==> flow/design.v (excerpt) <==
module Test1
    #(   
    parameter W_IN        = 16,
    parameter W_IN_MODULE = 26,
    parameter BWIDTH      = 18,
    parameter FILTERWIDTH = 13,
    parameter AWIDTH      = 30,
    parameter DWIDTH      = 27,
    parameter DFWIDTH     = 18,
    parameter RWIDTH      = 8,
    parameter RFWIDTH     = 6,
    parameter DSPWIDTH    = 48,
    parameter MULTWIDTH   = DWIDTH + W_IN ,
    parameter RZEROS      = DFWIDTH - RFWIDTH,
    parameter W_OUT       = 16
) (
    input  wire clk,
    input  wire rst,
    input  wire [W_IN -1:0  	] s_chans_dataI,
    input  wire [W_IN -1:0  	] s_chans_dataQ,
    input  wire              	  s_chans_valid,
    input  wire [FILTERWIDTH-1:0] Filter_Coefficient,
    input  wire [FILTERWIDTH-1:0] Error_Coefficient,
    input  wire [RWIDTH-1:0     ] R_level,
    output wire              	  Valid_Out,
    output wire [W_IN_MODULE-1:0] OutputI,
    output wire [W_IN_MODULE-1:0] OutputQ
);
Size: ~11000 cells after synthesis, roughly 470 flip-flops, roughly 0.081 mm^2 of cells after synthesis.
clock: 6.99 ns
lec_check: 0
abc_area: 1
cap_margin: 20
core_margin: 2
core_utilization: 72
cts_cluster_diameter: 186
place_density_lb_addon: 0.22
setup_slack_margin: 0.92
slew_margin: 20
run.sh (not shown) runs the stock make flow with config.mk's settings and CLKGATE_MAP_FILE=.
The baseline ended with an error in global routing (GRT-0232).
==> next run, changes <==
Settings changed: ABC_AREA 1 to unset, CTS_CLUSTER_DIAMETER 186 to unset, PLACE_DENSITY set to 0.66, PLACE_DENSITY_LB_ADDON 0.22 to unset, SETUP_SLACK_MARGIN 0.92 to 0.88.
Clock period 6.99 ns to 7.51 ns, I/O delays scaled along.
Effect:
- With this change the flow completed, yet does not pass: negative setup slack
- die size shrinks by about 8%
- synthesized cell count came out lower by about 25%
- synthesized area goes down by 8.5%
==> next run, changes <==
Settings changed: ABC_AREA set to 1, PLACE_DENSITY 0.66 to unset, PLACE_DENSITY_LB_ADDON set to 0.24, SETUP_SLACK_MARGIN 0.88 to unset.
Clock period 7.51 ns to 6.01 ns, I/O delays scaled along.
Now the flow aborted during global routing on GRT-0116.
Synthesized area goes up by 9.3%.
Die size came out higher by 9.2%.
Synthesized cell count went up by 33%.
==> next run, changes <==
Settings changed: ABC_AREA 1 to unset, CORE_UTILIZATION 72 to 40, PLACE_DENSITY_LB_ADDON 0.24 to unset.
Clock period 6.01 ns to 9.42 ns, I/O delays scaled along.
What happened: The new run went through all stages and came out clean; synthesized area goes down by 8.5%; die size is higher by 64%; synthesized cell count went down by 25%.


The RTL this note starts from:
==> flow/design.v <==
`timescale 1ns / 1ps
module Module_of_number
#(   
    parameter W_IN = 26,
    parameter W_OUT = 27
) (
    input  wire [W_IN -1:0 ] Input_a,
    input  wire [W_IN -1:0 ] Input_b,
    output wire [W_OUT-1:0 ] Output
);
wire  sign_a ;
wire  sign_b ;    
reg   [W_IN-1:0] module_a; 
reg   [W_IN-1:0] module_b;
assign  sign_a = Input_a[W_IN-1];
assign  sign_b = Input_b[W_IN-1];
always @* begin : async_proc
    case (sign_a)
        1'b0 : module_a =  Input_a;
        1'b1 : module_a = -Input_a;
    endcase
    case (sign_b)
        1'b0 : module_b =  Input_b;
        1'b1 : module_b = -Input_b;
    endcase
end
assign Output  = module_a + module_b;
endmodule
`timescale 1ns / 1ps
module EMA_Module
#(   
    parameter BWIDTH = 13,
    parameter DWIDTH = 27,
    parameter OUTWIDTH = 48   
) (
    input  wire clk,
    input  wire rst,
    input  wire [BWIDTH-1:0     ] Filter_Coefficient,
    input  wire [DWIDTH-1:0     ] Port_Data,
    input  wire                   Valid,
    output wire                   Valid_out_ema,
    output wire [OUTWIDTH-1:0   ] Filter_Out
);
reg        [DWIDTH-1:0]   Data;
reg        [BWIDTH-1:0]   Coeff_2;
reg        [BWIDTH-1:0]   Coeff_1;
reg signed [DWIDTH-1:0]   Pread; 
reg signed [OUTWIDTH-1:0] accum;
reg signed [OUTWIDTH-1:0] c;
reg Valid_1,Valid_2,Valid_3;
wire signed [DWIDTH+6:0] accum_shift ;
wire signed [DWIDTH-1:0] accum_raunding ;
assign accum_shift    = accum[OUTWIDTH-1:14   ];  
assign accum_raunding = accum_shift[DWIDTH-1:0];  
always @(posedge clk) begin
  if (rst) begin
    Data    <= 0;
    Coeff_1 <= 0;
    Coeff_2 <= 0;
    Pread   <= 0;
    accum   <= 0;
    c       <= 0;
    Valid_1 <= 1'b0;
    Valid_2 <= 1'b0;
    Valid_3 <= 1'b0;
  end else begin
    Valid_1 <= Valid;
    if (Valid) begin
        Data    <= Port_Data;
    end
    Coeff_1 <= Filter_Coefficient;
    Valid_2 <= Valid_1;
    Pread   <= $signed({1'b0,Data})  - accum_raunding;  
    Coeff_2 <= Coeff_1;
    if (Valid_2) begin
        accum   <= $signed({{5{1'b0}},Coeff_2}) * Pread + c;
        Valid_3 <= Valid_2;
    end
    if (Valid_3) begin
        c     <= accum;
    end
  end
end
assign Filter_Out = accum;
assign Valid_out_ema  = Valid_2;
endmodule
`timescale 1ns / 1ps
module Error
#(   
    parameter BWIDTH = 13,
    parameter AWIDTH = 27,
    parameter DWIDTH = 8,
    parameter OUTWIDTH = 48   
) (
    input  wire clk,
    input  wire rst,
    input  wire [BWIDTH-1:0     ] Error_Coefficient,
    input  wire [AWIDTH-1:0     ] Port_Data_A,
    input  wire [DWIDTH-1:0     ] R_level,
    input  wire                   Valid,
    output wire                   Valid_out_error,
    output wire [OUTWIDTH-1:0   ] Error_Out
);
reg signed [AWIDTH-1:0]   Data;
reg        [BWIDTH-1:0]   Coeff_2;
reg        [BWIDTH-1:0]   Coeff_1;
reg signed [DWIDTH-1:0]   Pread;
reg        [DWIDTH-1:0]   R_trig; 
reg signed [OUTWIDTH-1:0] accum;
reg signed [OUTWIDTH-1:0] c;
reg Valid_1,Valid_2;
always @(posedge clk) begin
  if (rst) begin
	R_trig  <= 0;
	Valid_1 <= 1'b0;
	Coeff_1 <= 0;
	Data    <= 0;
	Pread   <= 0;
	Valid_2 <= 1'b0;
	Coeff_2 <= 0;
	accum   <= 0;
	c       <= 0;
  end else begin
	R_trig  <= R_level;
	Valid_1 <= Valid;
	Coeff_1 <= Error_Coefficient;
	Data    <= Port_Data_A;
    Pread   <= $signed({1'b0,R_trig})  - Data;
	Valid_2 <= Valid_1;
	Coeff_2 <= Coeff_1;
	if (Valid_2) begin
		accum <= $signed({{5{1'b0}},Coeff_2}) * Pread + c;
	end
	c <= accum;
  end
end
assign Valid_out_error = Valid_2;
assign Error_Out = accum;
endmodule
`timescale 1ns / 1ps
module Test1
    #(   
    parameter W_IN        = 16,
    parameter W_IN_MODULE = 26,
    parameter BWIDTH      = 18,
    parameter FILTERWIDTH = 13,
    parameter AWIDTH      = 30,
    parameter DWIDTH      = 27,
    parameter DFWIDTH     = 18,
    parameter RWIDTH      = 8,
    parameter RFWIDTH     = 6,
    parameter DSPWIDTH    = 48,
    parameter MULTWIDTH   = DWIDTH + W_IN ,
    parameter RZEROS      = DFWIDTH - RFWIDTH,
    parameter W_OUT       = 16
) (
    input  wire clk,
    input  wire rst,
    input  wire [W_IN -1:0  	] s_chans_dataI,
    input  wire [W_IN -1:0  	] s_chans_dataQ,
    input  wire              	  s_chans_valid,
    input  wire [FILTERWIDTH-1:0] Filter_Coefficient,
    input  wire [FILTERWIDTH-1:0] Error_Coefficient,
    input  wire [RWIDTH-1:0     ] R_level,
    output wire              	  Valid_Out,
    output wire [W_IN_MODULE-1:0] OutputI,
    output wire [W_IN_MODULE-1:0] OutputQ
);
wire        [W_IN_MODULE:0] Module_Out;  
wire signed [DSPWIDTH-1:0 ] EMA_Out ;    
wire signed [DWIDTH+6:0   ] EMA_Out_Shift;  
wire signed [DWIDTH-1:0   ] EMA_Out_Round;  
wire        [DWIDTH-1:0   ] R_with_zeros;
wire signed [DSPWIDTH-1:0 ] Error_Out ;
wire signed [DWIDTH+6:0   ] Error_Out_Shift;  
wire signed [DWIDTH-1:0   ] Error_Out_Round;  
wire valid_connection,valid_error,valid_out_error;
reg   [0:0]  Valid_1,Valid_2;
reg  signed [W_IN-1:0       ] received_Qsignal;
reg  signed [W_IN-1:0       ] received_Isignal;
reg  signed [MULTWIDTH-1:0  ] first_Qmult;
reg  signed [MULTWIDTH-1:0  ] first_Imult;
wire signed [W_IN_MODULE-1:0] first_Qmult_round ;
wire signed [W_IN_MODULE-1:0] first_Imult_round ;
wire signed [W_IN-1:0       ] Satureted_real;
wire signed [W_IN-1:0       ] Satureted_imag;
reg  signed [W_IN_MODULE-1:0] Q_out_reg;
reg  signed [W_IN_MODULE-1:0] I_out_reg;
    assign Valid_Out  = valid_out_error;
    assign OutputQ    = Q_out_reg;
    assign OutputI    = I_out_reg;
always @(posedge clk) begin
  if (rst) begin
    received_Isignal <= 0;
    received_Qsignal <= 0;
    first_Imult      <= 0;
    first_Qmult      <= 0;
    Valid_1          <= 1'b0;
    Valid_2          <= 1'b0;
    I_out_reg        <= 0;
    Q_out_reg        <= 0;
  end else begin
    if(s_chans_valid) begin
        received_Isignal <= s_chans_dataI;  
        received_Qsignal <= s_chans_dataQ;  
    end
    first_Imult <= received_Isignal * Error_Out_Round;  
    first_Qmult <= received_Qsignal * Error_Out_Round;  
    Valid_1     <= s_chans_valid;
    Valid_2     <= Valid_1;
    if (Valid_Out)begin
        I_out_reg     <= first_Imult_round;  
        Q_out_reg     <= first_Qmult_round;  
    end
  end
 end
assign EMA_Out_Shift = EMA_Out[DSPWIDTH-1:14];  
assign EMA_Out_Round = EMA_Out_Shift[DWIDTH-1:0];  
assign R_with_zeros = {R_level,{RZEROS{1'b0}}};
assign Error_Out_Shift = Error_Out[DSPWIDTH-1:10];  
assign Error_Out_Round = Error_Out_Shift[DWIDTH-1:0];  
assign first_Imult_round = first_Imult[MULTWIDTH-1:17];  
assign first_Qmult_round = first_Qmult[MULTWIDTH-1:17];  
    Module_of_number #(
        .W_IN(W_IN_MODULE),  
        .W_OUT(W_IN_MODULE+1)  
    ) inst_Module_of_number (
        .Input_a   (first_Imult_round),
        .Input_b   (first_Qmult_round),
        .Output    (Module_Out)
    );
    EMA_Module #(
        .BWIDTH(FILTERWIDTH),  
        .DWIDTH(DWIDTH),  
        .OUTWIDTH(DSPWIDTH) 
    ) inst_EMA_Module (
        .clk  (clk),
        .rst  (rst),
        .Filter_Coefficient (Filter_Coefficient),
        .Port_Data (Module_Out) ,
        .Valid (Valid_2),
        .Valid_out_ema (valid_error),
        .Filter_Out (EMA_Out)
    );
    Error #(
        .BWIDTH(FILTERWIDTH),
        .AWIDTH(DWIDTH),
        .DWIDTH(DWIDTH),
        .OUTWIDTH(DSPWIDTH)
    ) inst_Error (
        .clk               (clk),
        .rst               (rst),
        .Error_Coefficient (Error_Coefficient),
        .Port_Data_A       (EMA_Out_Round),
        .R_level           (R_with_zeros),
        .Valid             (valid_error),
        .Valid_out_error   (valid_out_error),
        .Error_Out         (Error_Out)
    );
endmodule
make LEC_CHECK=0 CAP_MARGIN=40 CORE_MARGIN=2 CORE_UTILIZATION=72 CTS_CLUSTER_DIAMETER=100 CTS_CLUSTER_SIZE=13 GPL_ROUTABILITY_DRIVEN=1 MAX_ROUTING_LAYER=met5 MIN_ROUTING_LAYER=met1 PLACE_DENSITY_LB_ADDON=0.04 SETUP_SLACK_MARGIN=0.99 SLEW_MARGIN=20 TNS_END_PERCENT=100 finish   # period 7.54 ns
The starting point completed, yet does not pass: negative setup slack.
Rerun with:
- CAP_MARGIN: 40 -> 20
- CORE_UTILIZATION: 72 -> 40
- CTS_CLUSTER_DIAMETER: 100 -> not set
- CTS_CLUSTER_SIZE: 13 -> not set
- GPL_ROUTABILITY_DRIVEN: 1 -> not set
- MAX_ROUTING_LAYER: met5 -> not set
- MIN_ROUTING_LAYER: met1 -> not set
- PLACE_DENSITY_LB_ADDON: 0.04 -> not set
- SETUP_SLACK_MARGIN: 0.99 -> not set
- TNS_END_PERCENT: 100 -> not set
- clock period: 7.54 -> 10.0 ns (I/O delays scaled with it)
The new run ran to the end with no violations.
Wire length drops by about 0.3%.
Die area goes up by 79%.
Clock skew rises by 0.022 ns.
Rerun with:
- CORE_UTILIZATION: 40 -> 72
- PLACE_DENSITY: not set -> 0.64
- SETUP_SLACK_MARGIN: not set -> -0.14
- clock period: 10.0 -> 7.37 ns (I/O delays scaled with it)
Outcome: The changed run completed, yet does not pass: negative setup slack; routed wire length came out higher by a few percent; register-to-register slack degrades by 1.6 ns; critical path depth came out higher by 3; synthesized cell count is unchanged; via count came out higher by roughly a tenth.
Rerun with:
- ABC_AREA: not set -> 1
- CORE_ASPECT_RATIO: not set -> 0.5
- CTS_CLUSTER_DIAMETER: not set -> 364
- CTS_CLUSTER_SIZE: not set -> 98
- PLACE_DENSITY: 0.64 -> not set
- SETUP_SLACK_MARGIN: -0.14 -> -0.53
- TNS_END_PERCENT: not set -> 5
- clock period: 7.37 -> 5.83 ns (I/O delays scaled with it)
The new run stopped in 5_1_grt.
Die size is higher by 9.4%.
Area after synthesis rises by 9.3%.
Synthesized cell count goes up by 33%.
